## fpmultiplier
module fpmultiplier (output logic [31:0] product, output logic ready,
		input logic [31:0] a, input logic clock, nreset);
Size: roughly 140 flip-flops, roughly 67 I/O pins.
Settings: LEC_CHECK=0, CAP_MARGIN=20, CORE_MARGIN=2, CORE_UTILIZATION=72, CTS_CLUSTER_SIZE=97, PLACE_DENSITY=0.38, SLEW_MARGIN=20, TNS_END_PERCENT=40; clock period 6.56 ns.
run.sh (not shown) runs the stock make flow with config.mk's settings and CLKGATE_MAP_FILE=.
The first run finished but fails on negative setup slack.
Edit:
CTS_CLUSTER_SIZE = default   (was 97)
PLACE_DENSITY = 0.64   (was 0.38)
TNS_END_PERCENT = default   (was 40)
clock period = 7.22 ns   (was 6.56 ns; I/O delays follow)
- Now the flow completed with no timing, DRC or antenna violations
- flip-flop count is unchanged
- register-to-register slack improves by 0.64 ns
- routed wire length goes down by roughly a tenth
- worst setup slack improves by 0.64 ns
- fmax barely changes
- cell area goes down by a little under a tenth
- final cell count goes down by a few percent
- via count goes down by a little under a tenth
- clock-buffer cell count goes down by 2

fpmultiplier again, from the RTL that the note above started with.
make LEC_CHECK=0 ABC_AREA=1 CAP_MARGIN=20 CELL_PAD_IN_SITES_GLOBAL_PLACEMENT=0 CORE_ASPECT_RATIO=0.92 CORE_MARGIN=2 CORE_UTILIZATION=72 CTS_CLUSTER_SIZE=24 MAX_ROUTING_LAYER=met4 PLACE_DENSITY_LB_ADDON=0.01 SETUP_SLACK_MARGIN=-0.08 SLEW_MARGIN=20 TNS_END_PERCENT=80 finish   # period 2.57 ns
The baseline did not get past 5_2_route.
==> next run, changes <==
- CELL_PAD_IN_SITES_GLOBAL_PLACEMENT: 0 -> not set
- CORE_ASPECT_RATIO: 0.92 -> not set
- CTS_CLUSTER_SIZE: 24 -> not set
- MAX_ROUTING_LAYER: met4 -> not set
- PLACE_DENSITY_LB_ADDON: 0.01 -> 0.18
- SETUP_SLACK_MARGIN: -0.08 -> not set
- TNS_END_PERCENT: 80 -> not set
- clock period: 2.57 -> 5.96 ns (I/O delays scaled with it)
=>
- The changed run died in 5_1_grt (GRT-0232)
- area after synthesis is unchanged
- die area is about the same
- synthesized cell count does not change
==> next run, changes <==
- ABC_AREA: 1 -> not set
- CORE_UTILIZATION: 72 -> 36
- PLACE_DENSITY: not set -> 0.6
- PLACE_DENSITY_LB_ADDON: 0.18 -> not set
- clock period: 5.96 -> 13.4 ns (I/O delays scaled with it)
- With this change the flow finished clean
- synthesized cell count came out lower by 21%
- synthesized area came out lower by about 5%
- die area came out higher by about 90%
==> next run, changes <==
- CORE_UTILIZATION: 36 -> 64
- HOLD_SLACK_MARGIN: not set -> -0.09
- TNS_END_PERCENT: not set -> 5
- clock period: 13.4 -> 6.26 ns (I/O delays scaled with it)
=> The changed run completed and failed the layout checks on negative setup slack. Core utilization rises by 37 points. Clock power rises by 110%. Clock skew hardly moves.

## build 54
The RTL this note starts from:
==> flow/design.v <==
module fpmultiplier (output logic [31:0] product, output logic ready,
		input logic [31:0] a, input logic clock, nreset);
enum {activation, start, loada, loadb, check, special, regularcalculation,carries, final_output}state;
logic [31:0] multi_a, multi_b;
logic [47:0] manti_48bit;
logic [22:0] manti_23bit; 
logic [9:0] expon; 
logic sign;
logic infinite_a,NaN_a,zero_a,infinite_b,NaN_b,zero_b; 
assign  infinite_a = (multi_a[30:23]==8'b11111111)&&(multi_a[22:0]==0);
assign  NaN_a = (multi_a[30:23]==8'b11111111)&&(multi_a[22:0]!=0);
assign  zero_a = (multi_a[30:23]==0);
assign  infinite_b = (multi_b[30:23]==8'b11111111)&&(multi_b[22:0]==0);
assign  NaN_b = (multi_b[30:23]==8'b11111111)&&(multi_b[22:0]!=0);
assign  zero_b = (multi_b[30:23]==0); 
always_ff @(posedge clock, negedge nreset)
if (~nreset)
  begin 
  product <=0;
  multi_a <= 0;
  multi_b <= 0;
  state <= start;
  ready <= 0;
  end
else
begin 
  case (state)
    activation:
           begin
           ready <=1;
           end
    start: 
           begin
           ready <= 0;
           state <= loada;
           end
    loada: 
           begin 
           multi_a <= a;
           state <= loadb;
           end
    loadb: 
           begin
           multi_b <= a;
           state <= check;        
           end
    check:
           begin
           sign <= multi_a[31]^multi_b[31];
           if(NaN_a||infinite_a||zero_a||NaN_b||infinite_b||zero_b)
           state <= special;
           else
           state <= regularcalculation;
           end
    special:
           begin
            state <= final_output;
            if (NaN_a||NaN_b) 
              begin
              expon <= 10'b0011111111;
              manti_23bit <= 1;
              end
            else if (infinite_a||infinite_b) 
              begin
              if (zero_a|zero_b)  
                begin
                expon <= 10'b0011111111;
                manti_23bit <= 1;  
                end
              else 
                begin
                expon <= 10'b0011111111;
                manti_23bit <= 0;
                end
              end
            else 
              begin 
              expon <= 10'b0000000000;
              manti_23bit <= 0;
              end
           end
    regularcalculation:
           begin
           state <= carries;
           sign <= multi_a[31]^multi_b[31];
           manti_48bit <= {1'b1, {multi_a[22:0]}}*{1'b1, {multi_b[22:0]}};
           expon <= {2'b00,multi_a[30:23]}+{2'b00,multi_b[30:23]}-10'd127; 
           end 
    carries:
           begin 
           state <= final_output;
           if (manti_48bit[47]==1)  
             begin
             expon <= expon + 1'b1; 
             manti_48bit <= manti_48bit>>1|{{25{1'b0}},1'b1,{22{1'b0}}}; 
             end
           else
             begin  
             manti_48bit <= manti_48bit|{{25{1'b0}},1'b1,{22{1'b0}}}; 
             end
           end
    final_output:
           begin 
           ready <= 1;
           state <= start;        
           if (NaN_a||infinite_a||zero_a||NaN_b||infinite_b||zero_b)
             product <= {sign,expon[7:0],manti_23bit};
           else if ($signed(expon) >= 255)
             product <= {sign,8'b11111111,23'd0};
           else if ($signed(expon) <= 0)
             product <= {sign,31'd0};
           else 
             product <= {sign,expon[7:0],manti_48bit[45:23]};
           end 
  endcase
end
endmodule
make LEC_CHECK=0 ABC_AREA=1 CAP_MARGIN=20 CORE_MARGIN=2 CORE_UTILIZATION=72 CTS_CLUSTER_DIAMETER=375 CTS_CLUSTER_SIZE=97 PLACE_DENSITY=0.38 SLEW_MARGIN=20 TNS_END_PERCENT=40 finish   # period 6.56 ns
In build 54 the implementation ran to completion but is not tape-out ready, as the final checks report setup timing.
Setup changes, build 54 to build 29
- CTS_CLUSTER_SIZE no longer set, was 97
- PLACE_DENSITY now 0.6, was 0.38
- SETUP_SLACK_MARGIN now -0.2, previously not set
- TNS_END_PERCENT no longer set, was 40
- CTS_CLUSTER_DIAMETER no longer set, was 375
- the clock period (ns, I/O delays scaled along) now 7.06, was 6.56
[summary]
- Build 29 completed end to end with timing, DRC and antenna clean.
- [compare] base=build 54 new=build 29: count of buffering cells on the critical path with inverters included went down 3; worst setup slack went up by 0.11 ns.
- In build 29 the routed wire length turned out about 11% lower than in build 54.
- Build 29 reports its capturing instance or port of the critical path as manti_48bit[37] while build 54 reports manti_48bit[38].
[inputs] build 33 vs build 29
- CORE_UTILIZATION changed from 72 to 40
- SETUP_SLACK_MARGIN removed (was -0.2)
- ABC_AREA removed (was 1)
- the clock period (ns, I/O delays scaled along) changed from 7.06 to 9.0
--- outcome ---
The post-synthesis share of cell area spent on and-or and or-and gates of build 33 is higher than that of build 29.
Comparing build 29 and build 33, initial core utilization is higher on build 29.
Changes observed in build 33 relative to build 29: length of the first detailed-routing pass in iterations lower, sequential share of layout area climbed 0.69 points, first-iteration DRC count now smaller, routed length on met3 went down by 4.8 mm.
> inputs changed (build 33 -> build 44)
- setting CTS_CLUSTER_SIZE to 98 for the first time
- changing CORE_UTILIZATION from 40 to 32
- setting CTS_CLUSTER_DIAMETER to 222 for the first time
- setting TNS_END_PERCENT to 15 for the first time
- setting ABC_AREA to 1 for the first time
- setting GPL_ROUTABILITY_DRIVEN to 0 for the first time
## What came out
- In the metrics for build 44 and build 33, the one carrying the higher met2 track utilization from global routing is build 33.
- Cmp build 44 and build 33 / portion of total power attributed to the clock network / lower: build 33
- Looking at area growth from synthesis to layout, build 44 sits 0.61 points higher than build 33 does.
- Build 44 ended up with a higher overall power after layout than build 33 did.
- Of build 44 and build 33, the lower sequential share of layout area belongs to build 44.
- The run with more setup slack is build 44; build 33 has less.
diff inputs: build 44 => build 90
- a change of CORE_UTILIZATION from 32 to 72
- a deleted CTS_CLUSTER_DIAMETER that had been 222
- a deleted CTS_CLUSTER_SIZE that had been 98
- a deleted TNS_END_PERCENT that had been 15
- a deleted GPL_ROUTABILITY_DRIVEN that had been 0
- a change of the clock period (ns, I/O delays scaled along) from 9.0 to 3.59
==> comparison <==
- The log for build 90 ends in 5_1_grt with error GRT-0232, so the run never completed.
- Cell count after placement (higher): build 44
- | floorplan die width | lower: build 90 |
- Between build 44 and build 90, post-CTS resize count is higher for build 90, build 44 comes in under that.
- The die of build 90 is smaller than the one used in build 44.
Here is what was changed in the inputs of build 36 compared with build 90.
- swapping 72 for 40 in CORE_UTILIZATION
- clearing ABC_AREA, which used to be 1
- swapping 3.59 for 8.27 in the clock period (ns, I/O delays scaled along)
Results
- Build 90 and build 36: one clean run, build 36; the rest did not finish clean.
- The log for build 90 ends in 5_1_grt with error GRT-0232, so the run never completed.
- Comparing build 90 and build 36, setup slack after placement is higher on build 36.
- The post-synthesis chip area from yosys of build 36 falls short of that of build 90 by about 5%.
- [build 36] total placed cells including tap cells fell 15% relative to build 90
- The synthesized netlist net count in build 36 sits 695 below the value recorded for build 90.
- Post-cts sizing count for build 36: 213 down relative to build 90
- [build 36 vs build 90] sequential share of the synthesized area: higher in build 36
- | synthesized cell count | higher: build 90 |
Power is estimated from default activity; no workload was simulated.
